==> inputs of maple <==
// spi_host
module spi_host #
	(
		parameter C_S_AXIS_TDATA_WIDTH = 32,
		parameter integer C_S_AXI_DATA_WIDTH	= 32,
		parameter integer C_S_AXI_ADDR_WIDTH	= 8,
		parameter integer SPI_CS_WIDTH	= 16
	) (
	input spi_clk_i,
	output spi_clk_o,
	output spi_clk_t,
	input spi_mosi_i,
	output spi_mosi_o,
	output spi_mosi_t,
	input spi_miso_i,
	output spi_miso_o,
	output spi_miso_t,
	input [SPI_CS_WIDTH - 1:0]spi_cs_i,
	output [SPI_CS_WIDTH - 1:0]spi_cs_o,
	output [SPI_CS_WIDTH - 1:0]spi_cs_t,
	input  s_axi_aclk,
	input  s_axi_aresetn,
	input [C_S_AXI_ADDR_WIDTH-1 : 0] s_axi_awaddr,
	input  s_axi_awvalid,
	output  s_axi_awready,
	input [C_S_AXI_DATA_WIDTH-1 : 0] s_axi_wdata,
	input  s_axi_wvalid,
	output  s_axi_wready,
	output [1 : 0] s_axi_bresp,
	output  s_axi_bvalid,
	input  s_axi_bready,
	input [C_S_AXI_ADDR_WIDTH-1 : 0] s_axi_araddr,
	input  s_axi_arvalid,
	output  s_axi_arready,
	output [C_S_AXI_DATA_WIDTH-1 : 0] s_axi_rdata,
	output [1 : 0] s_axi_rresp,
	output  s_axi_rvalid,
	input  s_axi_rready,
	output  s_axis_tready,
	input [C_S_AXIS_TDATA_WIDTH-1 : 0] s_axis_tdata,
	input  s_axis_tlast,
	input  s_axis_tvalid,
	input  m_axis_tready,
	output [C_S_AXIS_TDATA_WIDTH-1 : 0] m_axis_tdata,
	output  m_axis_tlast,
	output  m_axis_tvalid
);
clock: 7.04 ns
lec_check: 0
cap_margin: 20
core_margin: 2
core_utilization: 65
cts_cluster_size: 27
gpl_routability_driven: 1
max_routing_layer: met4
place_density: 0.66
setup_slack_margin: 1.19
slew_margin: 20
run.sh (not shown) runs the stock make flow with config.mk's settings and CLKGATE_MAP_FILE=.
==> violet (differences from maple) <==
- CORE_UTILIZATION: 65 -> 72
- CTS_CLUSTER_DIAMETER: default -> 91
- CTS_CLUSTER_SIZE: 27 -> 24
- GPL_ROUTABILITY_DRIVEN: 1 -> default
- MAX_ROUTING_LAYER: met4 -> default
- PLACE_DENSITY: 0.66 -> 0.35
- SETUP_SLACK_MARGIN: 1.19 -> 0.63
- TNS_END_PERCENT: default -> 80
==> flow/constraint.sdc (replaced) <==
create_clock -name core_clock -period 4.27 [get_ports {s_axi_aclk}]
set_input_delay 0.8540 -clock core_clock [delete_from_list [all_inputs] [get_ports {s_axi_aclk}]]
set_output_delay 0.8540 -clock core_clock [all_outputs]
set_load 0.01 [all_outputs]
==> results <==
maple produced a clean layout. violet ran to the end with no violations.
In violet the wire length is higher than in maple, by 23%.
Of maple and violet, maple has the higher setup slack (gap 0.83 ns).
Against maple, the non-clock buffer count of violet is higher by 53.
Against violet, the count of clock-buffer cells in the layout of maple is higher by 21.
Worst hold slack: maple is higher than violet (0.11 ns).
Total power: maple is smaller than violet (39%).
Of violet and maple, violet has the higher via count (gap about 12%, measured against maple).


==> 11-04 <==
Starting RTL as in the previous note.
export LEC_CHECK = 0
export CAP_MARGIN = 35
export CELL_PAD_IN_SITES_DETAIL_PLACEMENT = 0
export CELL_PAD_IN_SITES_GLOBAL_PLACEMENT = 3
export CORE_ASPECT_RATIO = 0.67
export CORE_MARGIN = 2
export CORE_UTILIZATION = 40
export HOLD_SLACK_MARGIN = 0.11
export PLACE_DENSITY = 0.6
export SETUP_SLACK_MARGIN = 1.69
export SLEW_MARGIN = 20
export TNS_END_PERCENT = 85
create_clock -name core_clock -period 13.3 [get_ports {s_axi_aclk}]
==> 05-10: changes against 11-04 <==
- CELL_PAD_IN_SITES_DETAIL_PLACEMENT: 0 -> 2
- CORE_ASPECT_RATIO: 0.67 -> unset
==> flow/constraint.sdc (replaced) <==
create_clock -name core_clock -period 10.0 [get_ports {s_axi_aclk}]
set_input_delay 2.0000 -clock core_clock [delete_from_list [all_inputs] [get_ports {s_axi_aclk}]]
set_output_delay 2.0000 -clock core_clock [all_outputs]
set_load 0.01 [all_outputs]
==> comparison <==
- Between 05-10 and 11-04, the lower non-clock buffer count is in 05-10 (gap 7).
- Of 05-10 and 11-04, 05-10 has the higher sequential share of layout area (gap 0.26 points).
- Against 11-04, the wire length of 05-10 is larger by about 20%.
- Synthesized cell count is the same in 05-10 and 11-04.
- Against 05-10, the via count of 11-04 is lower by about 4.6%.
- Against 05-10, the final area of 11-04 is higher by 0.71%.
==> figures <==
| item | 11-04 | 05-10 |
|---|---|---|
| Outcome | timing/DRC/antenna clean | timing/DRC/antenna clean |
| Worst Hold Path EP | spi_clk_pscl[14] | spi_clk_pscl[13] |
| Worst-case setup slack after placement | 4.56 ns | 2.33 ns |
| P_leak | 0.00701 uW | 0.00696 uW |
| Part of the total power dissipated in sequential elements | 34.4% | 34.8% |
| HPWL reported at the end of detailed placement | 31,600 um | 36,400 um |
| Met3 Track Usage GR | 4.45% | 5.20% |
| Total of clock buffers placed in the layout | 32 | 42 |
| Capturing element of the worst setup path | s_axi_rdata[14] | s_axi_rdata[13] |
| Slew margin rel. | 29.1% | 32.6% |
| Worst path required time | 10.64 ns | 8.00 ns |
| Power in the clock group | 874 uW | 1130 uW |
| Detailed Routing Iterations Pass 1 | 9 | 6 |
| Drt first-iter violations | 1,219 | 914 |
Power figures rest on the tool's default switching activity, not on a simulated workload.
